==> design.v <==
module aib_bert_chk #(
parameter [0:0] BERT_BUF_MODE_EN = 1   
)
(
input            clk,                   
input            rstn,                  
input            rx_rst_pulse,          
input            rx_start_pulse,        
input            seed_in_en,            
input      [1:0] rx_sft_nb,             
input      [7:0]   rx_bert_data_in,     
input      [2:0]   rx_ptrn_sel,         
output reg [127:0] rx_bert_data_ff,     
output reg         rbert_running_ff,    
output reg [15:0]  rbert_biterr_cnt_ff  
);
localparam [1:0] NBIT1 = 2'b00;  
localparam [1:0] NBIT2 = 2'b01;  
localparam [1:0] NBIT4 = 2'b10;  
localparam [1:0] NBIT8 = 2'b11;  
localparam [2:0] PRBS7   = 3'b000;  
localparam [2:0] PRBS15  = 3'b001;  
localparam [2:0] PRBS23  = 3'b010;  
localparam [2:0] PRBS31  = 3'b011;  
localparam [2:0] PTRN127 = 3'b100;  
localparam [2:0] PTRN128 = 3'b101;  
integer i;  
reg  [127:0] lfsr_buf_ff;       
reg  [127:0] seed_data_in;      
reg  [127:0] lfsr_buf_next;     
reg  [  7:0] bit_err;           
reg  [  3:0] rxbert_inc_val;    
reg          co2_nc;            
wire [15:0] rbert_biterr_cnt_in;  
wire [15:0] rbert_biterr_nxt;     
wire        co1_cnt;              
wire [7:0] lfsr7_sft1;  
wire [7:0] lfsr7_sft2;  
wire [7:0] lfsr7_sft3;  
wire [7:0] lfsr7_sft4;  
wire [7:0] lfsr7_sft5;  
wire [7:0] lfsr7_sft6;  
wire [7:0] lfsr7_sft7;  
wire [7:0] lfsr7_sft8;  
wire [14:0] lfsr15_sft1;  
wire [14:0] lfsr15_sft2;  
wire [14:0] lfsr15_sft3;  
wire [14:0] lfsr15_sft4;  
wire [14:0] lfsr15_sft5;  
wire [14:0] lfsr15_sft6;  
wire [14:0] lfsr15_sft7;  
wire [14:0] lfsr15_sft8;  
wire [22:0] lfsr23_sft1;  
wire [22:0] lfsr23_sft2;  
wire [22:0] lfsr23_sft3;  
wire [22:0] lfsr23_sft4;  
wire [22:0] lfsr23_sft5;  
wire [22:0] lfsr23_sft6;  
wire [22:0] lfsr23_sft7;  
wire [22:0] lfsr23_sft8;  
wire [30:0] lfsr31_sft1;  
wire [30:0] lfsr31_sft2;  
wire [30:0] lfsr31_sft3;  
wire [30:0] lfsr31_sft4;  
wire [30:0] lfsr31_sft5;  
wire [30:0] lfsr31_sft6;  
wire [30:0] lfsr31_sft7;  
wire [30:0] lfsr31_sft8;  
always @(posedge clk or negedge rstn)
  begin: rbert_running_register
    if(!rstn)  
      begin
        rbert_running_ff <= 1'h0;
      end
    else if(rx_rst_pulse)
      begin
        rbert_running_ff <= 1'h0;
      end
    else if(rx_start_pulse)
      begin
        rbert_running_ff <= 1'b1;
      end
  end  
always @(*)
  begin: seed_data_in_logic
    case(rx_sft_nb[1:0])
      NBIT1:  
        begin
          seed_data_in[127:0] = {rx_bert_data_in[0],
                                 lfsr_buf_ff[127:1]};
        end
      NBIT2:  
        begin
          seed_data_in[127:0] = {rx_bert_data_in[1:0],
                                 lfsr_buf_ff[127:2]};
        end
      NBIT4:  
        begin
          seed_data_in[127:0] = {rx_bert_data_in[3:0],
                                 lfsr_buf_ff[127:4]};
        end
      NBIT8:  
        begin
          seed_data_in[127:0] = {rx_bert_data_in[7:0],
                                 lfsr_buf_ff[127:8]};
        end
    endcase
  end  
assign lfsr7_sft1[7:0] = {(lfsr_buf_ff[121] ^ lfsr_buf_ff[122]),
                           lfsr_buf_ff[127:121]};
assign lfsr7_sft2[7:0] = {(lfsr7_sft1[1] ^ lfsr7_sft1[2]),lfsr7_sft1[7:1]};
assign lfsr7_sft3[7:0] = {(lfsr7_sft2[1] ^ lfsr7_sft2[2]),lfsr7_sft2[7:1]};
assign lfsr7_sft4[7:0] = {(lfsr7_sft3[1] ^ lfsr7_sft3[2]),lfsr7_sft3[7:1]};
assign lfsr7_sft5[7:0] = {(lfsr7_sft4[1] ^ lfsr7_sft4[2]),lfsr7_sft4[7:1]};
assign lfsr7_sft6[7:0] = {(lfsr7_sft5[1] ^ lfsr7_sft5[2]),lfsr7_sft5[7:1]};
assign lfsr7_sft7[7:0] = {(lfsr7_sft6[1] ^ lfsr7_sft6[2]),lfsr7_sft6[7:1]};
assign lfsr7_sft8[7:0] = {(lfsr7_sft7[1] ^ lfsr7_sft7[2]),lfsr7_sft7[7:1]};
assign lfsr15_sft1[14:0] = {(lfsr_buf_ff[113] ^ lfsr_buf_ff[114]),
                             lfsr_buf_ff[127:114]};
assign lfsr15_sft2[14:0] = {(lfsr15_sft1[0] ^ lfsr15_sft1[1]),lfsr15_sft1[14:1]};
assign lfsr15_sft3[14:0] = {(lfsr15_sft2[0] ^ lfsr15_sft2[1]),lfsr15_sft2[14:1]};
assign lfsr15_sft4[14:0] = {(lfsr15_sft3[0] ^ lfsr15_sft3[1]),lfsr15_sft3[14:1]};
assign lfsr15_sft5[14:0] = {(lfsr15_sft4[0] ^ lfsr15_sft4[1]),lfsr15_sft4[14:1]};
assign lfsr15_sft6[14:0] = {(lfsr15_sft5[0] ^ lfsr15_sft5[1]),lfsr15_sft5[14:1]};
assign lfsr15_sft7[14:0] = {(lfsr15_sft6[0] ^ lfsr15_sft6[1]),lfsr15_sft6[14:1]};
assign lfsr15_sft8[14:0] = {(lfsr15_sft7[0] ^ lfsr15_sft7[1]),lfsr15_sft7[14:1]};
assign lfsr23_sft1[22:0] = {(lfsr_buf_ff[105] ^ lfsr_buf_ff[110]),
                             lfsr_buf_ff[127:106]};
assign lfsr23_sft2[22:0] = {(lfsr23_sft1[0] ^ lfsr23_sft1[5]),lfsr23_sft1[22:1]};
assign lfsr23_sft3[22:0] = {(lfsr23_sft2[0] ^ lfsr23_sft2[5]),lfsr23_sft2[22:1]};
assign lfsr23_sft4[22:0] = {(lfsr23_sft3[0] ^ lfsr23_sft3[5]),lfsr23_sft3[22:1]};
assign lfsr23_sft5[22:0] = {(lfsr23_sft4[0] ^ lfsr23_sft4[5]),lfsr23_sft4[22:1]};
assign lfsr23_sft6[22:0] = {(lfsr23_sft5[0] ^ lfsr23_sft5[5]),lfsr23_sft5[22:1]};
assign lfsr23_sft7[22:0] = {(lfsr23_sft6[0] ^ lfsr23_sft6[5]),lfsr23_sft6[22:1]};
assign lfsr23_sft8[22:0] = {(lfsr23_sft7[0] ^ lfsr23_sft7[5]),lfsr23_sft7[22:1]};
assign lfsr31_sft1[30:0] = {(lfsr_buf_ff[97] ^ lfsr_buf_ff[100]),
                             lfsr_buf_ff[127:98]};
assign lfsr31_sft2[30:0] = {(lfsr31_sft1[0] ^ lfsr31_sft1[3]),lfsr31_sft1[30:1]};
assign lfsr31_sft3[30:0] = {(lfsr31_sft2[0] ^ lfsr31_sft2[3]),lfsr31_sft2[30:1]};
assign lfsr31_sft4[30:0] = {(lfsr31_sft3[0] ^ lfsr31_sft3[3]),lfsr31_sft3[30:1]};
assign lfsr31_sft5[30:0] = {(lfsr31_sft4[0] ^ lfsr31_sft4[3]),lfsr31_sft4[30:1]};
assign lfsr31_sft6[30:0] = {(lfsr31_sft5[0] ^ lfsr31_sft5[3]),lfsr31_sft5[30:1]};
assign lfsr31_sft7[30:0] = {(lfsr31_sft6[0] ^ lfsr31_sft6[3]),lfsr31_sft6[30:1]};
assign lfsr31_sft8[30:0] = {(lfsr31_sft7[0] ^ lfsr31_sft7[3]),lfsr31_sft7[30:1]};
always @(*)
  begin: lfsr_buf_next_logic
    lfsr_buf_next[127:0] = lfsr_buf_ff[127:0];
    case(rx_ptrn_sel[2:0])
      PRBS7:  
        begin
          case(rx_sft_nb[1:0])
            NBIT1:  
              begin
                lfsr_buf_next[127:120] = lfsr7_sft1[7:0];
              end
            NBIT2:  
              begin
                lfsr_buf_next[127:120] = lfsr7_sft2[7:0];
              end
            NBIT4:  
              begin
                lfsr_buf_next[127:120] = lfsr7_sft4[7:0];
              end
            NBIT8:  
              begin
                lfsr_buf_next[127:120] = lfsr7_sft8[7:0];
              end
          endcase
        end
      PRBS15:  
        begin
          case(rx_sft_nb[1:0])
            NBIT1:  
              begin
                lfsr_buf_next[127:113] = lfsr15_sft1[14:0];
              end
            NBIT2:  
              begin
                lfsr_buf_next[127:113] = lfsr15_sft2[14:0];
              end
            NBIT4:  
              begin
                lfsr_buf_next[127:113] = lfsr15_sft4[14:0];
              end
            NBIT8:  
              begin
                lfsr_buf_next[127:113] = lfsr15_sft8[14:0];
              end
          endcase
        end
      PRBS23:  
        begin
          case(rx_sft_nb[1:0])
            NBIT1:  
              begin
                lfsr_buf_next[127:105] = lfsr23_sft1[22:0];
              end
            NBIT2:  
              begin
                lfsr_buf_next[127:105] = lfsr23_sft2[22:0];
              end
            NBIT4:  
              begin
                lfsr_buf_next[127:105] = lfsr23_sft4[22:0];
              end
            NBIT8:  
              begin
                lfsr_buf_next[127:105] = lfsr23_sft8[22:0];
              end
          endcase
        end 
      PRBS31:   
        begin
          case(rx_sft_nb[1:0])
            NBIT1:  
              begin
                lfsr_buf_next[127:97] = lfsr31_sft1[30:0];
              end
            NBIT2:  
              begin
                lfsr_buf_next[127:97] = lfsr31_sft2[30:0];
              end
            NBIT4:  
              begin
                lfsr_buf_next[127:97] = lfsr31_sft4[30:0];
              end
            NBIT8:  
              begin
                lfsr_buf_next[127:97] = lfsr31_sft8[30:0];
              end
          endcase
        end
      PTRN127:  
        begin
          case(rx_sft_nb[1:0])
            NBIT1:  
              begin
                lfsr_buf_next[127:1] = { lfsr_buf_ff[1],
                                         lfsr_buf_ff[127:2]  };
              end
            NBIT2:  
              begin
                lfsr_buf_next[127:1] = { lfsr_buf_ff[2:1],
                                         lfsr_buf_ff[127:3] };
              end
            NBIT4:  
              begin
                lfsr_buf_next[127:1] = { lfsr_buf_ff[4:1],
                                         lfsr_buf_ff[127:5] };
              end
            NBIT8:  
              begin
                lfsr_buf_next[127:1] = { lfsr_buf_ff[8:1],
                                         lfsr_buf_ff[127:9] };
              end
          endcase
        end
      PTRN128:  
        begin
          case(rx_sft_nb[1:0])
            NBIT1:  
              begin
                lfsr_buf_next[127:0] = { lfsr_buf_ff[0],
                                         lfsr_buf_ff[127:1]  };
              end
            NBIT2:  
              begin
                lfsr_buf_next[127:0] = { lfsr_buf_ff[1:0],
                                         lfsr_buf_ff[127:2] };
              end
            NBIT4:  
              begin
                lfsr_buf_next[127:0] = { lfsr_buf_ff[3:0],
                                         lfsr_buf_ff[127:4] };
              end
            NBIT8:  
              begin
                lfsr_buf_next[127:0] = { lfsr_buf_ff[7:0],
                                         lfsr_buf_ff[127:8] };
              end
          endcase
        end
      default:  
        begin
          lfsr_buf_next[127:0] = lfsr_buf_ff[127:0];
        end
    endcase
  end  
always @(posedge clk or negedge rstn)
  begin: lfsr_buf_register
    if(!rstn)  
      begin
        lfsr_buf_ff[127:0] <= 128'h0000_0000_0000_0000_0000_0000_0000_0000;
      end
    else if(rx_rst_pulse)
      begin
        lfsr_buf_ff[127:0] <= 128'h0000_0000_0000_0000_0000_0000_0000_0000;
      end
    else if(rbert_running_ff  | rx_start_pulse)
      begin
        lfsr_buf_ff[127:0] <= lfsr_buf_next[127:0] &
                              {31'h7fff_ffff,{97{BERT_BUF_MODE_EN}}};
      end
    else if(seed_in_en)
      begin
        lfsr_buf_ff[127:0] <= seed_data_in[127:0] &
                              {31'h7fff_ffff,{97{BERT_BUF_MODE_EN}}};
      end
  end  
always @(posedge clk or negedge rstn)
  begin: rx_bert_data_register
    if(!rstn)  
      begin
        rx_bert_data_ff[127:0] <= 128'h0000_0000_0000_0000_0000_0000_0000_0000;
      end
    else if(rx_rst_pulse)
      begin
        rx_bert_data_ff[127:0] <= 128'h0000_0000_0000_0000_0000_0000_0000_0000;
      end
    else if(rbert_running_ff  | rx_start_pulse)
      begin
        rx_bert_data_ff[127:0] <= seed_data_in[127:0];
      end
  end  
always @(*)
  begin: bit_err_logic
    bit_err[7:0]     = 8'b00;
    case(rx_sft_nb[1:0])
      NBIT1:  
        begin
          if(rbert_running_ff)
            bit_err[0] = lfsr_buf_ff[127] ^ rx_bert_data_ff[127];
        end
      NBIT2:  
        begin
          if(rbert_running_ff)
            bit_err[1:0] = lfsr_buf_ff[127:126] ^ rx_bert_data_ff[127:126];
        end
      NBIT4:  
        begin
          if(rbert_running_ff)
            bit_err[3:0] = lfsr_buf_ff[127:124] ^ rx_bert_data_ff[127:124];
        end
      NBIT8:  
        begin
          if(rbert_running_ff)
            bit_err[7:0] = lfsr_buf_ff[127:120] ^ rx_bert_data_ff[127:120];
        end
    endcase
  end  
always @(*)
  begin: rxbert_inc_val_logic
    rxbert_inc_val[3:0] = 4'h0;
    for(i=0;i<8;i=i+1)
      begin
        rxbert_inc_val[3:0] = rxbert_inc_val[3:0] + {3'h0,bit_err[i]};
      end
  end  
assign {co1_cnt,rbert_biterr_nxt[15:0]}  = rbert_biterr_cnt_ff[15:0] +
                                          {12'h0,rxbert_inc_val[3:0]};
assign rbert_biterr_cnt_in[15:0] = co1_cnt ? 16'hffff : rbert_biterr_nxt[15:0];
always @(posedge clk or negedge rstn)
  begin: rbert_biterr_cnt_register
    if(!rstn)  
      begin
        rbert_biterr_cnt_ff[15:0] <= {16{1'b0}};
      end
    else if(rx_rst_pulse)
      begin
        rbert_biterr_cnt_ff[15:0] <= {16{1'b0}};
      end
    else if(rbert_running_ff)
      begin
        rbert_biterr_cnt_ff[15:0] <= rbert_biterr_cnt_in[15:0];
      end
  end  
endmodule  
module aib_rx_bert #(
parameter [0:0] BERT_BUF_MODE_EN = 1   
)
(
input         clk,               
input         rstn,              
input [  3:0] rx_rst_pulse,      
input [  3:0] rx_start_pulse,    
input [  3:0] seed_in_en,        
input [  5:0] chk3_lane_sel_ff,  
input [  5:0] chk2_lane_sel_ff,  
input [  5:0] chk1_lane_sel_ff,  
input [  5:0] chk0_lane_sel_ff,  
input [  2:0] chk3_ptrn_sel_ff,  
input [  2:0] chk2_ptrn_sel_ff,  
input [  2:0] chk1_ptrn_sel_ff,  
input [  2:0] chk0_ptrn_sel_ff,  
input [319:0] rx_bert_data_i,    
input         sdr_mode,          
input   [1:0] r_fifo_mode,       
input         m_gen2_mode,       
output reg [ 48:0] rbert_bit_cnt_ff,  
output     [ 15:0] biterr_cnt_chk3,   
output     [ 15:0] biterr_cnt_chk2,   
output     [ 15:0] biterr_cnt_chk1,   
output     [ 15:0] biterr_cnt_chk0,   
output     [127:0] rx_bert3_data,     
output     [127:0] rx_bert2_data,     
output     [127:0] rx_bert1_data,     
output     [127:0] rx_bert0_data,     
output     [  3:0] rbert_running_ff   
);
localparam   FIFO_1X   = 2'b00;        
localparam   FIFO_2X   = 2'b01;        
localparam   FIFO_4X   = 2'b10;        
localparam [1:0] NBIT1 = 2'b00;  
localparam [1:0] NBIT2 = 2'b01;  
localparam [1:0] NBIT4 = 2'b10;  
localparam [1:0] NBIT8 = 2'b11;  
integer i;  
reg [39:0][7:0] rx_bert_lanes;    
reg [ 1:0] rx_sft_nb;             
reg [ 7:0] rx_bert_data_chk0_ff;   
reg [ 7:0] rx_bert_data_chk1_ff;   
reg [ 7:0] rx_bert_data_chk2_ff;   
reg [ 7:0] rx_bert_data_chk3_ff;   
reg [48:0] rbert_bit_cnt_in;
reg        co1_nc;
wire [7:0] rx_bert_data_chk0;    
wire [7:0] rx_bert_data_chk1;    
wire [7:0] rx_bert_data_chk2;    
wire [7:0] rx_bert_data_chk3;    
always @(*)
  begin: rx_sft_nb_logic
    case(r_fifo_mode)
      FIFO_1X:  
        begin
          if(sdr_mode)
            rx_sft_nb[1:0] = 2'b00;  
          else
            rx_sft_nb[1:0] = 2'b01;  
        end
      FIFO_2X:  
        begin
          if(sdr_mode)
            rx_sft_nb[1:0] = 2'b01;  
          else
            rx_sft_nb[1:0] = 2'b10;  
        end
      FIFO_4X:  
        begin
          if(sdr_mode)
            rx_sft_nb[1:0] = 2'b10;  
          else
            rx_sft_nb[1:0] = 2'b11;  
        end
      default:  
        begin
          if(sdr_mode)
            rx_sft_nb[1:0] = 2'b00;  
          else
            rx_sft_nb[1:0] = 2'b01;  
        end
    endcase
  end  
always @(*)
  begin: rx_bert_lanes_logic
    if(m_gen2_mode)  
      begin: rx_bert_lanes_gen2
        for(i=0;i<40;i=i+1)
          begin
            rx_bert_lanes[i] = { rx_bert_data_i[(2*i)+241],
                                 rx_bert_data_i[(2*i)+240],
                                 rx_bert_data_i[(2*i)+161],
                                 rx_bert_data_i[(2*i)+160],
                                 rx_bert_data_i[(2*i)+81],
                                 rx_bert_data_i[(2*i)+80],
                                 rx_bert_data_i[(2*i)+1],
                                 rx_bert_data_i[2*i] };
          end
      end  
    else  
      begin: rx_bert_lanes_gen1
        for(i=0;i<20;i=i+1)
          begin
            if(sdr_mode)  
              begin
                rx_bert_lanes[i] = { rx_bert_data_i[(2*i)+241],  
                                     rx_bert_data_i[(2*i)+240],  
                                     rx_bert_data_i[(2*i)+161],  
                                     rx_bert_data_i[(2*i)+160],  
                                     rx_bert_data_i[(2*i)+81],   
                                     rx_bert_data_i[(2*i)+80],   
                                     rx_bert_data_i[(2*i)+40],
                                     rx_bert_data_i[2*i] };
              end  
            else  
              begin
                rx_bert_lanes[i] = { rx_bert_data_i[(2*i)+241],  
                                     rx_bert_data_i[(2*i)+240],  
                                     rx_bert_data_i[(2*i)+161],  
                                     rx_bert_data_i[(2*i)+160],  
                                     rx_bert_data_i[(2*i)+41],
                                     rx_bert_data_i[(2*i)+40],
                                     rx_bert_data_i[(2*i)+1],
                                     rx_bert_data_i[2*i] };
              end  
          end
        for(i=20;i<40;i=i+1)
          begin
            rx_bert_lanes[i] = { rx_bert_data_i[(2*i)+241],  
                                 rx_bert_data_i[(2*i)+240],  
                                 rx_bert_data_i[(2*i)+161],  
                                 rx_bert_data_i[(2*i)+160],  
                                 rx_bert_data_i[(2*i)+81],   
                                 rx_bert_data_i[(2*i)+80],   
                                 rx_bert_data_i[(2*i)+1],    
                                 rx_bert_data_i[2*i] };      
          end
      end  
  end  
assign rx_bert_data_chk0[7:0] = (chk0_lane_sel_ff[5:0] < 6'd40)      ?
                                 rx_bert_lanes[chk0_lane_sel_ff[5:0] ] :
                                 8'h00;
assign rx_bert_data_chk1[7:0] = (chk1_lane_sel_ff[5:0] < 6'd40)      ?
                                 rx_bert_lanes[chk1_lane_sel_ff[5:0]] :
                                 8'h00;
assign rx_bert_data_chk2[7:0] = (chk2_lane_sel_ff[5:0] < 6'd40)      ?
                                 rx_bert_lanes[chk2_lane_sel_ff[5:0]] :
                                 8'h00;
assign rx_bert_data_chk3[7:0] = (chk3_lane_sel_ff[5:0] < 6'd40)      ?
                                 rx_bert_lanes[chk3_lane_sel_ff[5:0]] :
                                 8'h00;
always @(posedge clk or negedge rstn)
  begin: rx_bert_data_register
    if(!rstn)
      begin
        rx_bert_data_chk0_ff[7:0] <= 8'h0;
        rx_bert_data_chk1_ff[7:0] <= 8'h0;
        rx_bert_data_chk2_ff[7:0] <= 8'h0;
        rx_bert_data_chk3_ff[7:0] <= 8'h0;
      end
    else
      begin
        rx_bert_data_chk0_ff[7:0] <= rx_bert_data_chk0[7:0];
        rx_bert_data_chk1_ff[7:0] <= rx_bert_data_chk1[7:0];
        rx_bert_data_chk2_ff[7:0] <= rx_bert_data_chk2[7:0];
        rx_bert_data_chk3_ff[7:0] <= rx_bert_data_chk3[7:0];
      end
  end  
always @(*)
  begin: rbert_bit_cnt_in_logic
    case(rx_sft_nb[1:0])
      NBIT1:  
        begin
          {co1_nc,rbert_bit_cnt_in[48:0]} = rbert_bit_cnt_ff[48:0] + 49'd1;
        end
      NBIT2:  
        begin
          {co1_nc,rbert_bit_cnt_in[48:0]} = rbert_bit_cnt_ff[48:0] + 49'd2;
        end
      NBIT4:  
        begin
          {co1_nc,rbert_bit_cnt_in[48:0]} = rbert_bit_cnt_ff[48:0] + 49'd4;
        end
      NBIT8:  
        begin
          {co1_nc,rbert_bit_cnt_in[48:0]} = rbert_bit_cnt_ff[48:0] + 49'd8;
        end
    endcase
  end  
always @(posedge clk or negedge rstn)
  begin: rbert_bit_cnt_register
    if(!rstn)  
      begin
        rbert_bit_cnt_ff[48:0] <= {49{1'b0}};
      end
    else if(rx_rst_pulse[3:0] != 4'h0)
      begin
        rbert_bit_cnt_ff[48:0] <= {49{1'b0}};
      end
    else if(rbert_running_ff[3:0] != 4'h0)
      begin
        rbert_bit_cnt_ff[48:0] <= rbert_bit_cnt_in[48:0];
      end
  end  
aib_bert_chk #(.BERT_BUF_MODE_EN (BERT_BUF_MODE_EN))
aib_bert_chk0(
.clk             (clk),            
.rstn            (rstn),           
.rx_rst_pulse    (rx_rst_pulse[0]),   
.rx_start_pulse  (rx_start_pulse[0]), 
.seed_in_en      (seed_in_en[0]),     
.rx_sft_nb       (rx_sft_nb[1:0]), 
.rx_bert_data_in (rx_bert_data_chk0_ff[7:0]),  
.rx_ptrn_sel     (chk0_ptrn_sel_ff[2:0]),      
.rx_bert_data_ff     (rx_bert0_data[127:0]), 
.rbert_running_ff    (rbert_running_ff[0]),     
.rbert_biterr_cnt_ff (biterr_cnt_chk0[15:0])
);
aib_bert_chk #(.BERT_BUF_MODE_EN (BERT_BUF_MODE_EN))
aib_bert_chk1(
.clk             (clk),            
.rstn            (rstn),           
.rx_rst_pulse    (rx_rst_pulse[1]),   
.rx_start_pulse  (rx_start_pulse[1]), 
.seed_in_en      (seed_in_en[1]),     
.rx_sft_nb       (rx_sft_nb[1:0]), 
.rx_bert_data_in (rx_bert_data_chk1_ff[7:0]),  
.rx_ptrn_sel     (chk1_ptrn_sel_ff[2:0]),      
.rx_bert_data_ff     (rx_bert1_data[127:0]), 
.rbert_running_ff    (rbert_running_ff[1]),     
.rbert_biterr_cnt_ff (biterr_cnt_chk1[15:0])
);
aib_bert_chk #(.BERT_BUF_MODE_EN (BERT_BUF_MODE_EN))
aib_bert_chk2(
.clk             (clk),            
.rstn            (rstn),           
.rx_rst_pulse    (rx_rst_pulse[2]),   
.rx_start_pulse  (rx_start_pulse[2]), 
.seed_in_en      (seed_in_en[2]),     
.rx_sft_nb       (rx_sft_nb[1:0]), 
.rx_bert_data_in (rx_bert_data_chk2_ff[7:0]),  
.rx_ptrn_sel     (chk2_ptrn_sel_ff[2:0]),      
.rx_bert_data_ff     (rx_bert2_data[127:0]), 
.rbert_running_ff    (rbert_running_ff[2]),     
.rbert_biterr_cnt_ff (biterr_cnt_chk2[15:0])
);
aib_bert_chk #(.BERT_BUF_MODE_EN (BERT_BUF_MODE_EN))
aib_bert_chk3(
.clk             (clk),            
.rstn            (rstn),           
.rx_rst_pulse    (rx_rst_pulse[3]),   
.rx_start_pulse  (rx_start_pulse[3]), 
.seed_in_en      (seed_in_en[3]),     
.rx_sft_nb       (rx_sft_nb[1:0]), 
.rx_bert_data_in (rx_bert_data_chk3_ff[7:0]),  
.rx_ptrn_sel     (chk3_ptrn_sel_ff[2:0]),      
.rx_bert_data_ff     (rx_bert3_data[127:0]), 
.rbert_running_ff    (rbert_running_ff[3]),     
.rbert_biterr_cnt_ff (biterr_cnt_chk3[15:0])
);
endmodule  
==> run.sh <==
#!/bin/bash
# the make line also repeats each setting of config.mk as NAME=value (left out here)
make -C /OpenROAD-flow-scripts/flow DESIGN_CONFIG=/design/flow/config.mk WORK_HOME=/design/flow/orfs CLKGATE_MAP_FILE= finish
==> config.mk <==
export PLATFORM = sky130hd
export DESIGN_NAME = aib_rx_bert
export DESIGN_NICKNAME = aib_rx_bert
export VERILOG_FILES = /design/flow/design.v
export SDC_FILE = /design/flow/constraint.sdc
export NUM_CORES = 4
export LEC_CHECK = 0
export ABC_AREA = 0
export CAP_MARGIN = 20
export CELL_PAD_IN_SITES_DETAIL_PLACEMENT = 1
export CELL_PAD_IN_SITES_GLOBAL_PLACEMENT = 1
export CORE_MARGIN = 5
export CORE_UTILIZATION = 40
export CTS_CLUSTER_DIAMETER = 146
export GPL_TIMING_DRIVEN = 1
export MIN_ROUTING_LAYER = met2
export SETUP_SLACK_MARGIN = 2.06
export SLEW_MARGIN = 25
export TNS_END_PERCENT = 45
==> constraint.sdc <==
create_clock -name core_clock -period 9.27 [get_ports {clk}]
set_input_delay 1.8540 -clock core_clock [delete_from_list [all_inputs] [get_ports {clk}]]
set_output_delay 1.8540 -clock core_clock [all_outputs]
set_load 0.01 [all_outputs]
==> ci_impl_report.md, run 1 <==
## Implementation flow summary

| Metric | Value |
|---|---|
| P&R area growth vs syn | `21.9%` |
| Post-route worst setup slack | `2.22 ns` |
| Die ar. | `204000 µm²` |
| # port buffers | `1002` |
| H-tree levels | `4` |
| Detailed Route Iter0 Violations | `20100` |
| DIE WIDTH | `452 µm` |
| Logic power comb | `5.44 mW` |
| Async set-or-reset flop fraction in the synthesized netlist | `100%` |
| Top non-seq family | `multiplexers` |
| Post-Synth AOI/OAI Area | `16.4%` |
| Comb gate area | `45600 µm²` |
| Pwr dens | `195 nW/µm²` |
| Crit Path Max Fanout | `13` |
| Max_slew headroom | `15.6%` |
| EDFF count, synth | `0` |
| Comb power frac | `29.3%` |
| WL final | `363000 µm` |
| GR Overflow Total | `0` |
| CTS Buf Count | `144` |
| Min Tclk post-route | `7.05 ns` |
| Setup violators final | `0` |
| Critical path required time | `10.00 ns` |
| Routed met1 length | `0 µm` |
| Place WS | `0.737 ns` |
| Max Fclk | `142 MHz` |
| CP Launch Point | `r_fifo_mode[1]` |
| First-pass GRT wire length | `524000 µm` |
| Worst-path cell chain | `clkdlybuf4s50_1 > inv_1 > ha_4 > or3b_4 > a21oi_4 > buf_6 > and2_1 > o21ai_1 > o21ai_2 > ha_1 > inv_1 > fa_1 > inv_1 > fa_1 > fa_2 > inv_2 > fa_1 > fa_2 > nor2b_1 > o21ai_0 > nand2b_1 > or4b_4 > and2_1 > a311oi_1` |
| Worst Path Buf+Inv | `6` |
| Endpoints failing hold | `0` |
| Setup TNS | `0 ns` |
| Number of stages on the worst setup path | `24` |
| Routed wl met2 | `175000 µm` |
| DRC Markers | `0` |
| Slowest CP cell | `or4b_4` |
| All-layer global routing usage | `50.7%` |
| Final std cells w/o fill | `10900` |
| Critical Path Source Type | `input pin` |
| CTS Root Cell | `clkbuf_16` |
| Synth Net Count | `7931` |
| Worst setup path endpoint | `aib_bert_chk1.rbert_biterr_cnt_ff[8]` |
| Max power group | `registers` |
| CTS tree | `yes` |
| WL/cell | `33.3 µm` |
| Layout Nets | `8438` |
| Hold Crit Start | `aib_bert_chk0.rx_bert_data_ff[1]` |
| I/O pin cnt | `1003` |
| Max-cap violation count | `0` |
| Clock edge transition at the registers on the reported setup and hold paths | `0.06 ns` |
| Critical path type | `input pin to register` |
| Hold Path Depth | `2` |
| Clk latency of the worst-skew pair | `0.85 ns` |
| Maximum VDD drop | `0.189 mV` |
| Register area | `29400 µm²` |
| Final core occ | `48.9%` |
| Core area | `195000 µm²` |
| Detailed Place HPWL | `253000 µm` |
| Routed Antenna Nets | `0` |
| Switching pwr | `6.78 mW` |
| Mapped Avg Cell Area | `10.4 µm²` |
| Crit path DAT | `7.78 ns` |
| Outcome | `no timing/DRC/antenna violations` |
| Yosys warns | `2` |
| FILL cells | `20900` |
| Simple share | `9.10%` |
| Worst Hold Class | `register to register` |
| Worst setup EP type | `register` |
| Mapped Area | `78200 µm²` |
| Final GP Congestion | `1.02` |
| Count leader, synth | `dfrtp_1` |
| Crit-path max cell delay | `0.54 ns` |
| Worst r2r src | `aib_bert_chk1.lfsr_buf_ff[121]` |
| Static leakage | `38.8 nW` |
| Via count | `96100` |
| Area fraction in mux cells | `29.1%` |
| Top area cell types | `dfrtp_1 (38%), mux2_2 (11%), mux4_2 (11%)` |
| Row count | `162` |
| Clock Power Share | `33.0%` |
| Area leader share | `37.5%` |
| Unrepaired setup endpoints after global routing | `yes` |
| Crit path max-delay family | `adder cells` |
| Hold EP | `aib_bert_chk0.rx_bert_data_ff[1]` |
| R2r setup slk | `3.30 ns` |
| FP Util | `40.1%` |
| Xor/xnor share | `2.18%` |
| OpenROAD warnings | `62` |
| Switching share of power | `36.5%` |
| R2R depth | `19` |
| # Cells Yosys | `7503` |
| Drt first pass iters | `11` |
| Number of global-route vias before repair | `109000` |
| Chip Area, Yosys | `78200 µm²` |
| Instance count of the mapped netlist | `7503` |
| Post-synth top cells | `dfrtp_1 (1173), mux2_2 (794), nand2_1 (776)` |
| Netlist cell types | `97` |
| Sequential power share | `37.8%` |
| Flop+latch power | `7.02 mW` |
| Clk. pwr | `6.13 mW` |
| Met3 wire length | `138000 µm` |
| Sequential fraction of the synthesis area | `37.5%` |
| Reg-to-reg endpoint | `aib_bert_chk1.rbert_biterr_cnt_ff[8]` |
| Worst Tran Pin Value | `1.27 ns` |
| Clock Path Buffers | `3` |
| Final Cycle Share | `76.1%` |
| Die Y | `452 µm` |
| Int Pwr | `11.8 mW` |
| Initial antenna violation count | `7` |
| Cell type with the largest total area | `dfrtp_1` |
| CTS sink count | `1173` |
| Largest net degree at the start of global routing | `176` |
| Primary FF master, synth | `dfrtp_1` |
| Synth flops | `1173` |
| Max layer used | `met5` |
| Worst Skew | `0.0362 ns` |
| Adder Area Share | `1.07%` |
| Slew Viols, Final | `0` |
| Placed insts | `10500` |
| Hold_buf cts | `0` |
| Mean number of vias per cell | `8.81` |
==> layer usage <==
| metal | vias up | global-route usage (%) |
|---|---|---|
| li1 | 29500 | - |
| met1 | 31600 | - |
| met2 | 30900 | 61.1 |
| met3 | 3998 | 60.1 |
| met4 | 154 | 20.1 |
| met5 | - | 22.0 |
==> final cells by class <==
cell class              instances  area share [%]
flip-flops and latches       1173            30.8
inverters                      86           0.341
clock inverters                55           0.869
multi-input cells            5443            47.8
well taps                    2624            3.44
repair buffers               1162            11.9
clock buffers                 204            4.36
diodes                        161           0.423
==> repair_timing <==
action                                  in CTS  in global routing
resized                                      8                 19
pin swaps                                    0                  6
cloned                                       1                  1
endpoints found under the setup margin      47                 62
buffers inserted                             3                 20
==> per-stage QoR <==
step / total power [mW] / cell area [µm²] / hold WS (ns)
2_1_floorplan: 9.64 / 78400 / 0.507
3_3_place_gp: 12.1 / 89500 / 0.450
3_5_place_dp: 12.2 / 89500 / 0.454
4_1_cts: 18.2 / 94600 / 0.468
5_1_grt: 19.1 / 95000 / 0.491
6_report: 18.6 / 95300 / 0.462
==> inputs of run 2 (changes only) <==
- ABC_AREA: 0 -> default
- CAP_MARGIN: 20 -> 0
- CELL_PAD_IN_SITES_DETAIL_PLACEMENT: 1 -> default
- CELL_PAD_IN_SITES_GLOBAL_PLACEMENT: 1 -> default
- CORE_MARGIN: 5 -> 2
- CTS_CLUSTER_DIAMETER: 146 -> default
- GPL_TIMING_DRIVEN: 1 -> default
- MAX_ROUTING_LAYER: default -> met4
- MIN_ROUTING_LAYER: met2 -> default
- PLACE_DENSITY_LB_ADDON: default -> 0.16
- SETUP_SLACK_MARGIN: 2.06 -> default
- SLEW_MARGIN: 25 -> 0
- TNS_END_PERCENT: 45 -> default
- clock period: 9.27 -> 7.5 ns (I/O delays scaled with it)
==> ci_impl_report.md, run 2 <==
## Implementation flow summary

| Metric | Value |
|---|---|
| Outcome | `no timing/DRC/antenna violations` |
| Number of global-route vias before repair | `66500 (-39%)` |
| CTS sink count | `1173 (unchanged)` |
| I/O pin cnt | `1003 (unchanged)` |
| Clock Path Buffers | `3 (unchanged)` |
| Hold Path Depth | `2 (unchanged)` |
| Fin area | `95000 µm² (-0.34%)` |
| Worst setup EP type | `register` |
| Mean number of vias per cell | `6.40 (-27%)` |
| Pwr dens | `233 nW/µm² (+20%)` |
| Reg-to-reg endpoint | `aib_bert_chk3.rbert_biterr_cnt_ff[12]` |
| Endpoints failing hold | `0 (unchanged)` |
| GR Overflow Total | `0 (unchanged)` |
| Comb power frac | `28.7% (-0.6 points)` |
| FP Util | `40.2% (+0.042 points)` |
| Post-CTS Resized | `0 (-8)` |
| Max Fclk | `147 MHz` |
| Number of stages on the worst setup path | `25 (+4.2%)` |
| Async set-or-reset flop fraction in the synthesized netlist | `100% (unchanged)` |
| Yosys warns | `2 (unchanged)` |
| Flop+latch power | `8.49 mW (+21%)` |
| Crit path DAT | `7.51 ns (-0.27 ns)` |
| Setup violators final | `0 (unchanged)` |
| Mapped Area | `78200 µm² (unchanged)` |
| Critical path required time | `8.20 ns (-1.80 ns)` |
| CP dominant cell by count | `fa_1` |
| Core area | `195000 µm² (-0.10%)` |
| Top area cell types | `dfrtp_1 (38%), mux2_2 (11%), mux4_2 (11%)` |
| H-tree levels | `4 (unchanged)` |
| Post-placement cell area | `89900 µm² (+0.43%)` |
| Slew Viols, Final | `0 (unchanged)` |
| WL/cell | `29.4 µm (-12%)` |
| Comb gate area | `45400 µm² (-0.47%)` |
| Largest net degree at the start of global routing | `204 (+16%)` |
| Hold EP | `aib_bert_chk0.rx_bert_data_ff[48]` |
| Post-Synth AOI/OAI Area | `16.4% (unchanged)` |
| Slowest CP cell | `fa_1` |
| EDFF count, synth | `0 (unchanged)` |
| Place WS | `-0.121 ns (-0.858 ns)` |
| Initial antenna violation count | `78 (+71)` |
| Xor/xnor share | `2.18% (unchanged)` |
| Logic power comb | `6.36 mW (+17%)` |
| Max-cap violation count | `0 (unchanged)` |
| Final Cycle Share | `90.8% (+15 points)` |
| Simple share | `9.10% (unchanged)` |
| P&R area growth vs syn | `21.5%` |
| Clk latency of the worst-skew pair | `0.84 ns (about the same)` |
| FILL cells | `18000 (-14%)` |
| Critical path type | `input pin to register` |
| Sequential fraction of the synthesis area | `37.5% (unchanged)` |
| Clock edge transition at the registers on the reported setup and hold paths | `0.06 ns (about the same)` |
| Cell type with the largest total area | `dfrtp_1` |
| Setup TNS | `0 ns (unchanged)` |
| Die Y | `446 µm (-1.3%)` |
| All-layer global routing usage | `31.8% (-19 points)` |
| Worst Hold Class | `register to register` |
| Static leakage | `38.9 nW (+0.27%)` |
| Clock Power Share | `33.0% (about the same)` |
| Via count | `68900 (-28%)` |
| Worst Path Buf+Inv | `7 (+1)` |
| Post-CTS setup buffers | `0 (-3)` |
| Hold_buf cts | `0 (unchanged)` |
| Min Tclk post-route | `6.81 ns` |
| Synth flops | `1173 (unchanged)` |
| OpenROAD warnings | `84 (+35%)` |
| # Cells Yosys | `7503 (unchanged)` |
| Area fraction in mux cells | `29.1% (unchanged)` |
| Instance count of the mapped netlist | `7503 (unchanged)` |
| Worst setup path endpoint | `aib_bert_chk3.rbert_biterr_cnt_ff[12]` |
| Routed Antenna Nets | `0 (unchanged)` |
| Crit Path Max Fanout | `9 (-4)` |
| Critical Path Source Type | `input pin` |
| Worst Tran Pin Value | `1.40 ns (+0.137 ns)` |
| Final std cells w/o fill | `10800 (-1.4%)` |
| Unrepaired setup endpoints after global routing | `no` |
| First-pass GRT wire length | `465000 µm (-11%)` |
| Row count | `162 (unchanged)` |
| Final GP Congestion | `0.952 (-6.4%)` |
| Power Total | `22.2 mW (+19%)` |
| Register area | `29400 µm² (unchanged)` |
| Chip Area, Yosys | `78200 µm² (unchanged)` |
| Worst r2r src | `aib_bert_chk3.lfsr_buf_ff[126]` |
| DIE WIDTH | `446 µm (-1.3%)` |
| Count leader, synth | `dfrtp_1` |
| Clk. pwr | `7.33 mW (+20%)` |
| R2R depth | `20 (+1)` |
| CTS tree | `yes` |
| Final core occ | `48.8% (-0.11 points)` |
| Synth Net Count | `7931 (unchanged)` |
| Post-synth top cells | `dfrtp_1 (1173), mux2_2 (794), nand2_1 (776)` |
| Crit-path max cell delay | `0.59 ns (+0.05 ns)` |
| Primary FF master, synth | `dfrtp_1` |
| Detailed Route Iter0 Violations | `7423 (-63%)` |
| Netlist cell types | `97 (unchanged)` |
| # port buffers | `1002 (unchanged)` |
| WL final | `316000 µm (-13%)` |
| Maximum VDD drop | `0.208 mV (+10%)` |
| Max power group | `registers` |
| DRC Markers | `0 (unchanged)` |
| Die ar. | `199000 µm² (-2.6%)` |
| CP Launch Point | `r_fifo_mode[0]` |
| Adder Area Share | `1.07% (unchanged)` |
| Hold Crit Start | `aib_bert_chk0.rx_bert_data_ff[48]` |
| Max_slew headroom | `6.48% (-9.1 points)` |
| Mapped Avg Cell Area | `10.4 µm² (unchanged)` |
| Switching share of power | `34.1% (-2.3 points)` |
| Area leader share | `37.5% (unchanged)` |
| Worst hold slack | `0.463 ns (+0.000932 ns)` |
| Int Pwr | `14.6 mW (+24%)` |
| Drt first pass iters | `6 (-5)` |
| CTS Buf Count | `143 (-0.69%)` |
| Post-route worst setup slack | `0.690 ns (-1.53 ns)` |
| Detailed Place HPWL | `229000 µm (-9.7%)` |
| R2r setup slk | `1.48 ns (-1.82 ns)` |
| Top non-seq family | `multiplexers` |
| Placed insts | `10400 (-0.19%)` |
| CTS Root Cell | `clkbuf_16` |
| Layout Nets | `8469 (+0.37%)` |
| Switching pwr | `7.57 mW (+12%)` |
| Crit path max-delay family | `adder cells` |
| Sequential power share | `38.3% (+0.5 points)` |
| Worst Skew | `0.0453 ns (+0.00907 ns)` |
run 2: final cells by class:
type                       count  area share, %
multi-input combinational   5441           47.8
timing repair buffer        1196           12.3
clock inverter                53          0.833
tap                         2542           3.35
clock buffer                 204           4.37
sequential                  1173           30.9
antenna                       60          0.158
inverter                      86          0.340
run 2: per-layer routing:
layer  up-vias  GRT usage [%]  wire [µm]  part of all wire, %
li1      29800              -          -                    -
met1     35000           39.6     124000                   39
met2      3427           49.3     150000                   47
met3       623           5.88      23900                  7.6
met4         0           16.4      18300                  5.8
met5         -              -          0                    0
==> inputs of run 3 (changes only) <==
- CAP_MARGIN: 0 -> 20
- CORE_UTILIZATION: 40 -> 57
- MAX_ROUTING_LAYER: met4 -> default
- PLACE_DENSITY_LB_ADDON: 0.16 -> default
- SLEW_MARGIN: 0 -> 20
- clock period: 7.5 -> 4.27 ns (I/O delays scaled with it)
==> ci_impl_report.md, run 3 <==
## Implementation flow summary

| Metric | Value |
|---|---|
| Top non-seq family | `multiplexers` |
| Mapped Area | `78200 µm² (unchanged)` |
| Outcome | `complete, but fails checks` |
| Int Pwr | `25.5 mW (+75%)` |
| Worst setup EP type | `register` |
| Mean number of vias per cell | `6.95 (+8.6%)` |
| P&R area growth vs syn | `24.9%` |
| Routed Antenna Nets | `0 (unchanged)` |
| Clk. pwr | `12.0 mW (+64%)` |
| Adder Area Share | `1.07% (unchanged)` |
| Final Cycle Share | `128% (+37 points)` |
| Post-synth top cells | `dfrtp_1 (1173), mux2_2 (794), nand2_1 (776)` |
| R2r setup slk | `-0.89 ns (-2.37 ns)` |
| Worst hold slack | `-0.0324 ns (-0.495 ns)` |
| Worst Skew | `0.0500 ns (+0.00478 ns)` |
| WL/cell | `29.7 µm (+1.2%)` |
| H-tree levels | `4 (unchanged)` |
| Setup violators final | `64 (+64)` |
| Max power group | `registers` |
| Async set-or-reset flop fraction in the synthesized netlist | `100% (unchanged)` |
| Area fraction in mux cells | `29.1% (unchanged)` |
| CTS sink count | `1173 (unchanged)` |
| Max-cap violation count | `0 (unchanged)` |
| Worst Path Buf+Inv | `9 (+2)` |
| Worst r2r src | `aib_bert_chk1.lfsr_buf_ff[126]` |
| Detailed Route Iter0 Violations | `9737 (+31%)` |
| GRT Max-Usage Layer | `met2` |
| Netlist cell types | `97 (unchanged)` |
| Pwr dens | `397 nW/µm² (+70%)` |
| First-pass GRT wire length | `456000 µm (-1.9%)` |
| Yosys warns | `2 (unchanged)` |
| Static leakage | `40.9 nW (+5.0%)` |
| Crit-path max cell delay | `0.49 ns (-0.10 ns)` |
| Drt first pass iters | `7 (+1)` |
| Failing Checks | `negative hold slack, negative setup slack` |
| DRC Markers | `0 (unchanged)` |
| Area leader share | `37.5% (unchanged)` |
| CP dominant cell by count | `fa_2` |
| Layout Nets | `8813 (+4.1%)` |
| Crit path max-delay family | `adder cells` |
| Die ar. | `140000 µm² (-30%)` |
| Placed insts | `9973 (-4.5%)` |
| Core area | `136000 µm² (-30%)` |
| Reg-to-reg endpoint | `aib_bert_chk1.rbert_biterr_cnt_ff[3]` |
| Worst setup path endpoint | `aib_bert_chk3.rbert_biterr_cnt_ff[10]` |
| CTS Root Cell | `clkbuf_16` |
| Largest net degree at the start of global routing | `208 (+2.0%)` |
| Final std cells w/o fill | `10400 (-3.7%)` |
| Post-Synth AOI/OAI Area | `16.4% (unchanged)` |
| Synth Net Count | `7931 (unchanged)` |
| FILL cells | `9886 (-45%)` |
| Sequential power share | `38.0% (-0.3 points)` |
| Slowest CP cell | `fa_1` |
| Post-route worst setup slack | `-1.18 ns (-1.87 ns)` |
| # port buffers | `1002 (unchanged)` |
| Synth flops | `1173 (unchanged)` |
| Switching pwr | `13.2 mW (+75%)` |
| Detailed Place HPWL | `223000 µm (-2.6%)` |
| Logic power comb | `12.0 mW (+89%)` |
| Power Total | `38.8 mW (+75%)` |
| Count leader, synth | `dfrtp_1` |
| Row count | `135 (-17%)` |
| Clock Power Share | `31.0% (-2.0 points)` |
| Top area cell types | `dfrtp_1 (38%), mux2_2 (11%), mux4_2 (11%)` |
| Instance count of the mapped netlist | `7503 (unchanged)` |
| Endpoints failing hold | `3 (+3)` |
| Clock Path Buffers | `3 (unchanged)` |
| All-layer global routing usage | `42.7% (+11 points)` |
| CTS Buf Count | `131 (-8.4%)` |
| # Cells Yosys | `7503 (unchanged)` |
| Worst Hold Class | `input pin to async pin` |
| EDFF count, synth | `0 (unchanged)` |
| M3 GR Usage | `10.3% (+4.4 points)` |
| Primary FF master, synth | `dfrtp_1` |
| Comb power frac | `31.0% (+2.3 points)` |
| Via count | `72000 (+4.6%)` |
| Hold_buf cts | `0 (unchanged)` |
| WL final | `308000 µm (-2.5%)` |
| Xor/xnor share | `2.18% (unchanged)` |
| Worst Tran Pin Value | `1.16 ns (-0.238 ns)` |
| GR Overflow Total | `0 (unchanged)` |
| Chip Area, Yosys | `78200 µm² (unchanged)` |
| Crit Path Max Fanout | `6 (-3)` |
| Number of global-route vias before repair | `69500 (+4.5%)` |
| Number of stages on the worst setup path | `26 (+4.0%)` |
| Setup TNS | `-66.60 ns (-66.60 ns)` |
| CP Launch Point | `r_fifo_mode[1]` |
| Clock edge transition at the registers on the reported setup and hold paths | `0.06 ns (about the same)` |
| Maximum VDD drop | `0.316 mV (+52%)` |
| Switching share of power | `34.1% (about the same)` |
| Slew Viols, Final | `0 (unchanged)` |
| Critical path required time | `4.96 ns (-3.24 ns)` |
| CTS tree | `yes` |
| Die Y | `374 µm (-16%)` |
| Critical Path Source Type | `input pin` |
| Unrepaired setup endpoints after global routing | `yes` |
| Min Tclk post-route | `5.45 ns` |
| Flop+latch power | `14.7 mW (+73%)` |
| FP Util | `57.6% (+17 points)` |
| Max_slew headroom | `21.6% (+15 points)` |
| Register area | `29400 µm² (unchanged)` |
| OpenROAD warnings | `67 (-20%)` |
| GR Util met2 | `65.1% (+16 points)` |
| Cell type with the largest total area | `dfrtp_1` |
| Final GP Congestion | `1.02 (+7.3%)` |
| Max Fclk | `183 MHz` |
| Sequential fraction of the synthesis area | `37.5% (unchanged)` |
| DIE WIDTH | `374 µm (-16%)` |
| Mapped Avg Cell Area | `10.4 µm² (unchanged)` |
| Comb gate area | `46100 µm² (+1.6%)` |
| I/O pin cnt | `1003 (unchanged)` |
| Clk latency of the worst-skew pair | `0.80 ns (-0.04 ns)` |
| Critical path type | `input pin to register` |
| Met1 Use GR | `52.4% (+13 points)` |
| Simple share | `9.10% (unchanged)` |
| Crit path DAT | `6.14 ns (-1.37 ns)` |
| Initial antenna violation count | `107 (+37%)` |
| R2R depth | `19 (-5.0%)` |
run 3: layout make-up:
cell class | instances | share of cell area (%)
Multi-Input combinational cell | 5441 | 47.2
Sequential cell | 1173 | 30.1
Timing Repair Buffer | 1552 | 15.2
Clock buffer | 183 | 3.96
Tap cell | 1781 | 2.28
Clock inverter | 54 | 0.739
Inverter | 86 | 0.348
Antenna cell | 90 | 0.231
run 3: layer usage:
metal | up-vias | wire length [µm] | part of all wire (%)
li1 | 30500 | - | -
met5 | - | 100 | 0.032
met4 | 16 | 28300 | 9.2
met1 | 35700 | 108000 | 35
met2 | 4732 | 140000 | 45
met3 | 1065 | 31700 | 10
run 3: timing repair:
| item | 4_1_cts | 5_1_grt |
|---|---|---|
| resized | 93 | 66 |
| setup endpoints to repair | 328 | 403 |
| pin swaps | 50 | 45 |
| buffers inserted | 41 | 21 |
| gates cloned | 1 | 0 |
run 3: stage by stage:
step / hold WS (ns) / util, % / instance area (µm²) / worst slack [ns]
2_1_floorplan: 0.507 / - / 78800 / -1.82
3_3_place_gp: 0.449 / 67.5 / 91700 / -2.22
3_5_place_dp: 0.455 / 67.5 / 91700 / -2.33
4_1_cts: 0.0429 / 71.4 / 97000 / -1.16
5_1_grt: 0.0375 / 71.9 / 97600 / -1.37
6_report: -0.0324 / 71.9 / 97700 / -1.18
==> inputs of run 4 (changes only) <==
- ABC_AREA: default -> 1
- CAP_MARGIN: 20 -> 25
- CELL_PAD_IN_SITES_DETAIL_PLACEMENT: default -> 0
- CELL_PAD_IN_SITES_GLOBAL_PLACEMENT: default -> 3
- CORE_MARGIN: 2 -> 4
- CORE_UTILIZATION: 57 -> 38
- CTS_CLUSTER_SIZE: default -> 50
- GPL_ROUTABILITY_DRIVEN: default -> 0
- GPL_TIMING_DRIVEN: default -> 0
- HOLD_SLACK_MARGIN: default -> 0.28
- MAX_ROUTING_LAYER: default -> met4
- MIN_ROUTING_LAYER: default -> met1
- PLACE_DENSITY_LB_ADDON: default -> 0.22
- SLEW_MARGIN: 20 -> 40
- TNS_END_PERCENT: default -> 55
- clock period: 4.27 -> 10.8 ns (I/O delays scaled with it)
==> ci_impl_report.md, run 4 <==
### Flow metrics

| Metric | Value |
|---|---|
| Mapped Area | `79100 µm² (+1.1%)` |
| Top area cell types | `dfrtp_1 (37%), nand2_1 (13%), o21ai_0 (10%)` |
| Area fraction in mux cells | `0% (-29 points)` |
| Die Y | `464 µm (+24%)` |
| Core area | `207000 µm² (+52%)` |
| Synth Net Count | `11600 (+47%)` |
| Post-synth top cells | `nand2_1 (2647), o21ai_0 (1656), dfrtp_1 (1173)` |
| FP Util | `38.2% (-19 points)` |
| I/O pin cnt | `1003 (unchanged)` |
| Failed at | `global placement (3_3_place_gp)` |
| Count leader, synth | `nand2_1` |
| Primary FF master, synth | `dfrtp_1` |
| Instance count of the mapped netlist | `11200 (+49%)` |
| Netlist cell types | `62 (-36%)` |
| Outcome | `stopped before the end` |
| Cell type with the largest total area | `dfrtp_1` |
| Simple share | `23.0% (+14 points)` |
| Synth flops | `1173 (unchanged)` |
| Yosys warns | `2 (unchanged)` |
| # Cells Yosys | `11200 (+49%)` |
| Adder Area Share | `1.04% (-0.025 points)` |
| Area leader share | `37.1% (-0.43 points)` |
| Xor/xnor share | `1.76% (-0.42 points)` |
| Die ar. | `216000 µm² (+54%)` |
| Top non-seq family | `AND-OR/OR-AND gates` |
| EDFF count, synth | `0 (unchanged)` |
| Chip Area, Yosys | `79100 µm² (+1.1%)` |
| Run Error | `[ERROR FLW-0024] Place density exceeds 1.0 (current PLACE_DENSITY_LB_ADDON =  0.22). Please check if the value of  PLACE_DENSITY_LB_ADDON is between 0 and 0.99.` |
| Mapped Avg Cell Area | `7.06 µm² (-32%)` |
| Post-Synth AOI/OAI Area | `29.0% (+13 points)` |
| DIE WIDTH | `464 µm (+24%)` |
| Sequential fraction of the synthesis area | `37.1% (-0.43 points)` |
| Row count | `167 (+24%)` |
| Async set-or-reset flop fraction in the synthesized netlist | `100% (unchanged)` |
==> inputs of run 5 (changes only) <==
- ABC_AREA: 1 -> default
- CAP_MARGIN: 25 -> 5
- CELL_PAD_IN_SITES_GLOBAL_PLACEMENT: 3 -> 0
- CORE_MARGIN: 4 -> 2
- CORE_UTILIZATION: 38 -> 68
- GPL_ROUTABILITY_DRIVEN: 0 -> 1
- GPL_TIMING_DRIVEN: 0 -> default
- HOLD_SLACK_MARGIN: 0.28 -> 0.29
- MAX_ROUTING_LAYER: met4 -> met5
- MIN_ROUTING_LAYER: met1 -> default
- PLACE_DENSITY_LB_ADDON: 0.22 -> default
- SETUP_SLACK_MARGIN: default -> 0.3
- TNS_END_PERCENT: 55 -> default
- clock period: 10.8 -> 5.57 ns (I/O delays scaled with it)
==> ci_impl_report.md, run 5 <==
## Implementation flow summary

| Metric | Value |
|---|---|
| Outcome | `complete, but fails checks` |
| Failing Checks | `negative setup slack` |
| Die Y | `343 µm (-26%)` |
| Die ar. | `118000 µm² (-45%)` |
| Final GP Congestion | `1.03` |
| I/O pin cnt | `1003 (unchanged)` |
| Cell type with the largest total area | `dfrtp_1` |
| Logic power comb | `9.22 mW` |
| OpenROAD warnings | `75` |
| Initial antenna violation count | `128` |
| Adder Area Share | `1.07% (+0.025 points)` |
| Maximum VDD drop | `0.318 mV` |
| DRC Markers | `0` |
| Max Fclk | `175 MHz` |
| Async set-or-reset flop fraction in the synthesized netlist | `100% (unchanged)` |
| Core area | `114000 µm² (-45%)` |
| DIE WIDTH | `343 µm (-26%)` |
| EDFF count, synth | `0 (unchanged)` |
| Sequential fraction of the synthesis area | `37.5% (+0.43 points)` |
| First-pass GRT wire length | `473000 µm` |
| Critical path required time | `6.25 ns` |
| Simple share | `9.10% (-14 points)` |
| Endpoints failing hold | `0` |
| Via count | `76800` |
| Switching share of power | `36.0%` |
| Layout Nets | `8581` |
| Int Pwr | `18.7 mW` |
| CP dominant cell by count | `buf_6` |
| Primary FF master, synth | `dfrtp_1` |
| Post-Synth AOI/OAI Area | `16.4% (-13 points)` |
| Final std cells w/o fill | `9867` |
| Drt first pass iters | `15` |
| CP Launch Point | `r_fifo_mode[1]` |
| WL/cell | `33.5 µm` |
| Crit Path Max Fanout | `7` |
| FP Util | `68.5% (+30 points)` |
| Worst setup path endpoint | `aib_bert_chk0.rbert_biterr_cnt_ff[13]` |
| Chip Area, Yosys | `78200 µm² (-1.1%)` |
| Setup violators final | `31` |
| Crit-path max cell delay | `0.50 ns` |
| Mean number of vias per cell | `7.78` |
| Slew Viols, Final | `0` |
| Max_slew headroom | `30.1%` |
| CTS tree | `yes` |
| CTS Buf Count | `118` |
| Post-route worst setup slack | `-0.135 ns` |
| Netlist cell types | `97 (+56%)` |
| Worst Path Buf+Inv | `11` |
| Worst Skew | `0.0512 ns` |
| Clock Path Buffers | `3` |
| Critical Path Source Type | `input pin` |
| Hold Path Depth | `2` |
| Instance count of the mapped netlist | `7503 (-33%)` |
| Detailed Route Iter0 Violations | `12700` |
| Crit path DAT | `6.38 ns` |
| Reg-to-reg endpoint | `aib_bert_chk3.rbert_biterr_cnt_ff[12]` |
| Final Cycle Share | `102%` |
| All-layer global routing usage | `53.2%` |
| Synth flops | `1173 (unchanged)` |
| Area leader share | `37.5% (+0.43 points)` |
| Worst Hold Class | `register to register` |
| Detailed Place HPWL | `218000 µm` |
| # Cells Yosys | `7503 (-33%)` |
| Routed Antenna Nets | `0` |
| Hold Crit Start | `aib_bert_chk0.rx_bert_data_ff[66]` |
| Top non-seq family | `multiplexers` |
| H-tree levels | `3` |
| Worst setup EP type | `register` |
| Critical path type | `input pin to register` |
| Number of stages on the worst setup path | `27` |
| # port buffers | `1002` |
| P&R area growth vs syn | `21.9%` |
| Slowest CP cell | `fa_1` |
| Mapped Area | `78200 µm² (-1.1%)` |
| Largest net degree at the start of global routing | `173` |
| Xor/xnor share | `2.18% (+0.42 points)` |
| Clock edge transition at the registers on the reported setup and hold paths | `0.06 ns` |
| Yosys warns | `2 (unchanged)` |
| Worst r2r src | `aib_bert_chk3.rx_bert_data_ff[126]` |
| Mapped Avg Cell Area | `10.4 µm² (+48%)` |
| Sequential power share | `39.3%` |
| Crit path max-delay family | `adder cells` |
| Row count | `124 (-26%)` |
| Clk. pwr | `8.52 mW` |
| Synth Net Count | `7931 (-32%)` |
| Clock Power Share | `29.2%` |
| R2R depth | `20` |
| R2r setup slk | `0.28 ns` |
| Switching pwr | `10.5 mW` |
| CTS Root Cell | `clkbuf_16` |
| Pwr dens | `306 nW/µm²` |
| Unrepaired setup endpoints after global routing | `yes` |
| WL final | `331000 µm` |
| CTS sink count | `1173` |
| Worst Tran Pin Value | `1.05 ns` |
| Count leader, synth | `dfrtp_1` |
| Max-cap violation count | `0` |
| Post-synth top cells | `dfrtp_1 (1173), mux2_2 (794), nand2_1 (776)` |
| Static leakage | `39.5 nW` |
| Area fraction in mux cells | `29.1% (+29 points)` |
| Hold EP | `aib_bert_chk0.rx_bert_data_ff[66]` |
| Number of global-route vias before repair | `72000` |
| Max power group | `registers` |
| GR Overflow Total | `0` |
| Top area cell types | `dfrtp_1 (38%), mux2_2 (11%), mux4_2 (11%)` |
| Flop+latch power | `11.5 mW` |
| Worst hold slack | `0.468 ns` |
| Placed insts | `9492` |
| Min Tclk post-route | `5.70 ns` |
| Comb power frac | `31.6%` |
| Clk latency of the worst-skew pair | `0.77 ns` |
-- run 5: per-stage QoR --
stage	utilization, %	setup slack (ns)	area, µm²	power [mW]	TNS (ns)
2_1_floorplan	-	-0.778	78800	16.1	-32.76
3_3_place_gp	78.4	-1.15	89500	19.6	-100.25
3_5_place_dp	78.6	-1.29	89700	19.9	-71.73
4_1_cts	82.7	-0.00154	94400	28.5	-0.00154
5_1_grt	83.4	-0.307	95300	29.9	-9.61
6_report	83.5	-0.135	95400	29.2	-1.90
-- run 5: final cells by class --
| type | count | area (µm²) |
|---|---|---|
| inverters | 86 | 340 |
| fillers | 6193 | 18800 |
| multi-input cells | 5442 | 46300 |
| clock buffers | 159 | 3370 |
| clock inverters | 51 | 719 |
| flip-flops and latches | 1173 | 29400 |
| diodes | 112 | 280 |
| well taps | 1512 | 1890 |
| repair buffers | 1332 | 13100 |
-- run 5: routing by layer --
| metal | share of wire [%] | GRT usage [%] | wire length, µm | vias up |
|---|---|---|---|---|
| li1 | - | - | - | 30100 |
| met1 | 31 | 61.6 | 102000 | 36800 |
| met2 | 42 | 76.9 | 138000 | 7363 |
| met3 | 15 | 21.7 | 50100 | 2520 |
| met4 | 12 | 44.6 | 39100 | 44 |
| met5 | 0.22 | 2.48 | 727 | - |
-- run 5: timing repair --
item / in CTS / in global routing
setup buffers: 31 / 15
pin swaps: 38 / 50
gates cloned: 1 / 0
gates resized: 82 / 79
hold endpoints to repair: 17 / 0
setup endpoints to repair: 64 / 64
hold buffers: 1 / 0
==> inputs of run 6 (changes only) <==
- CAP_MARGIN: 5 -> 20
- CELL_PAD_IN_SITES_DETAIL_PLACEMENT: 0 -> default
- CELL_PAD_IN_SITES_GLOBAL_PLACEMENT: 0 -> default
- CORE_UTILIZATION: 68 -> 72
- CTS_CLUSTER_DIAMETER: default -> 393
- CTS_CLUSTER_SIZE: 50 -> 100
- GPL_ROUTABILITY_DRIVEN: 1 -> default
- HOLD_SLACK_MARGIN: 0.29 -> default
- MAX_ROUTING_LAYER: met5 -> default
- SETUP_SLACK_MARGIN: 0.3 -> default
- SLEW_MARGIN: 40 -> 20
- clock period: 5.57 -> 4.27 ns (I/O delays scaled with it)
==> ci_impl_report.md, run 6 <==
### Flow metrics

| Metric | Value |
|---|---|
| EDFF count, synth | `0 (unchanged)` |
| CTS sink count | `1173 (unchanged)` |
| Failed at | `global routing (5_1_grt)` |
| Row count | `120 (-3.2%)` |
| Post-synth top cells | `dfrtp_1 (1173), mux2_2 (794), nand2_1 (776)` |
| Core area | `107000 µm² (-6.0%)` |
| Async set-or-reset flop fraction in the synthesized netlist | `100% (unchanged)` |
| I/O pin cnt | `1003 (unchanged)` |
| H-tree levels | `1 (-2)` |
| Count leader, synth | `dfrtp_1` |
| Outcome | `stopped before the end` |
| # Cells Yosys | `7503 (unchanged)` |
| Top non-seq family | `multiplexers` |
| CTS Root Cell | `clkbuf_16` |
| CTS Buf Count | `15 (-87%)` |
| Final GP Congestion | `1.09 (+5.9%)` |
| Place WS | `-2.31 ns (-1.02 ns)` |
| DIE WIDTH | `334 µm (-2.8%)` |
| Synth flops | `1173 (unchanged)` |
| Instance count of the mapped netlist | `7503 (unchanged)` |
| Adder Area Share | `1.07% (unchanged)` |
| Clock Path Buffers | `3 (unchanged)` |
| Die Y | `334 µm (-2.8%)` |
| Primary FF master, synth | `dfrtp_1` |
| Detailed Place HPWL | `234000 µm (+7.4%)` |
| Synth Net Count | `7931 (unchanged)` |
| Die ar. | `111000 µm² (-5.5%)` |
| Hold_buf cts | `0 (-1)` |
| Mapped Avg Cell Area | `10.4 µm² (unchanged)` |
| Area leader share | `37.5% (unchanged)` |
| Cell type with the largest total area | `dfrtp_1` |
| # port buffers | `1002 (unchanged)` |
| Xor/xnor share | `2.18% (unchanged)` |
| Mapped Area | `78200 µm² (unchanged)` |
| Yosys warns | `2 (unchanged)` |
| Chip Area, Yosys | `78200 µm² (unchanged)` |
| Sequential fraction of the synthesis area | `37.5% (unchanged)` |
| FP Util | `72.8% (+4.4 points)` |
| Netlist cell types | `97 (unchanged)` |
| Area fraction in mux cells | `29.1% (unchanged)` |
| Simple share | `9.10% (unchanged)` |
| Top area cell types | `dfrtp_1 (38%), mux2_2 (11%), mux4_2 (11%)` |
| Post-Synth AOI/OAI Area | `16.4% (unchanged)` |
[run 6: through the flow]
step / hold slack, ns / utilization (%) / instance area, µm² / instances / TNS, ns
floorplan: 0.507 / - / 78800 / 7503 / -99.32
global placement: 0.448 / 84.8 / 91000 / 9575 / -901.11
detailed placement: 0.455 / 84.8 / 91000 / 9575 / -1076.94
CTS: 0.000990 / 85.7 / 92000 / 9616 / -59.97
[run 6: repair_timing]
item                       4_1_cts
buffers inserted                25
setup endpoints to repair      701
cloned                           1
resized                         96
pin swaps                       51
==> inputs of run 7 (changes only) <==
- CAP_MARGIN: 20 -> 0
- CELL_PAD_IN_SITES_DETAIL_PLACEMENT: default -> 2
- CORE_UTILIZATION: 72 -> 40
- CTS_CLUSTER_DIAMETER: 393 -> 380
- CTS_CLUSTER_SIZE: 100 -> 13
- GPL_ROUTABILITY_DRIVEN: default -> 0
- GPL_TIMING_DRIVEN: default -> 0
- MAX_ROUTING_LAYER: default -> met4
- PLACE_DENSITY_LB_ADDON: default -> 0.16
- SLEW_MARGIN: 20 -> 0
- clock period: 4.27 -> 7.5 ns (I/O delays scaled with it)
==> ci_impl_report.md, run 7 <==
### Flow metrics

| Metric | Value |
|---|---|
| Post-synth top cells | `dfrtp_1 (1173), mux2_2 (794), nand2_1 (776)` |
| Detailed Place HPWL | `337000 µm (+44%)` |
| Failed at | `global routing (5_1_grt)` |
| Mapped Avg Cell Area | `10.4 µm² (unchanged)` |
| # Cells Yosys | `7503 (unchanged)` |
| Post-placement cell area | `91500 µm² (+0.47%)` |
| Count leader, synth | `dfrtp_1` |
| Chip Area, Yosys | `78200 µm² (unchanged)` |
| Outcome | `stopped before the end` |
| Simple share | `9.10% (unchanged)` |
| Adder Area Share | `1.07% (unchanged)` |
| Netlist cell types | `97 (unchanged)` |
| Row count | `162 (+35%)` |
| Top area cell types | `dfrtp_1 (38%), mux2_2 (11%), mux4_2 (11%)` |
| Die ar. | `199000 µm² (+79%)` |
| Synth flops | `1173 (unchanged)` |
| Async set-or-reset flop fraction in the synthesized netlist | `100% (unchanged)` |
| Xor/xnor share | `2.18% (unchanged)` |
| Instance count of the mapped netlist | `7503 (unchanged)` |
| Top non-seq family | `multiplexers` |
| CTS Buf Count | `100 (+85)` |
| EDFF count, synth | `0 (unchanged)` |
| Mapped Area | `78200 µm² (unchanged)` |
| Primary FF master, synth | `dfrtp_1` |
| Yosys warns | `2 (unchanged)` |
| Cell type with the largest total area | `dfrtp_1` |
| Core area | `195000 µm² (+81%)` |
| Area fraction in mux cells | `29.1% (unchanged)` |
| Die Y | `446 µm (+34%)` |
| FP Util | `40.2% (-33 points)` |
| Hold_buf cts | `0 (unchanged)` |
| Post-Synth AOI/OAI Area | `16.4% (unchanged)` |
| Clock Path Buffers | `3 (unchanged)` |
| I/O pin cnt | `1003 (unchanged)` |
| CTS sink count | `1173 (unchanged)` |
| Synth Net Count | `7931 (unchanged)` |
| # port buffers | `982 (-2.0%)` |
| CTS Root Cell | `clkbuf_16` |
| Area leader share | `37.5% (unchanged)` |
| DIE WIDTH | `446 µm (+34%)` |
| H-tree levels | `3 (+2)` |
| Sequential fraction of the synthesis area | `37.5% (unchanged)` |
==> run 7: metrics by stage <==
| step | TNS (ns) | power [mW] | cells | setup WS, ns | hold WS (ns) |
|---|---|---|---|---|---|
| after global placement | - | 15.1 | 11000 | -49.84 | 0.452 |
| after floorplan | 0 | 11.9 | 7503 | 0.00286 | 0.507 |
| after CTS | -0.0407 | 20.9 | 11100 | -0.0384 | 0.479 |
| after detailed placement | -183.34 | 15.7 | 11000 | -3.37 | 0.459 |
==> run 7: timing repair <==
| item | CTS |
|---|---|
| gates resized | 152 |
| pin swaps | 12 |
| hold endpoints to repair | 0 |
| buffers inserted | 15 |
| endpoints found under the setup margin | 64 |
Power and IR drop assume default switching activity.
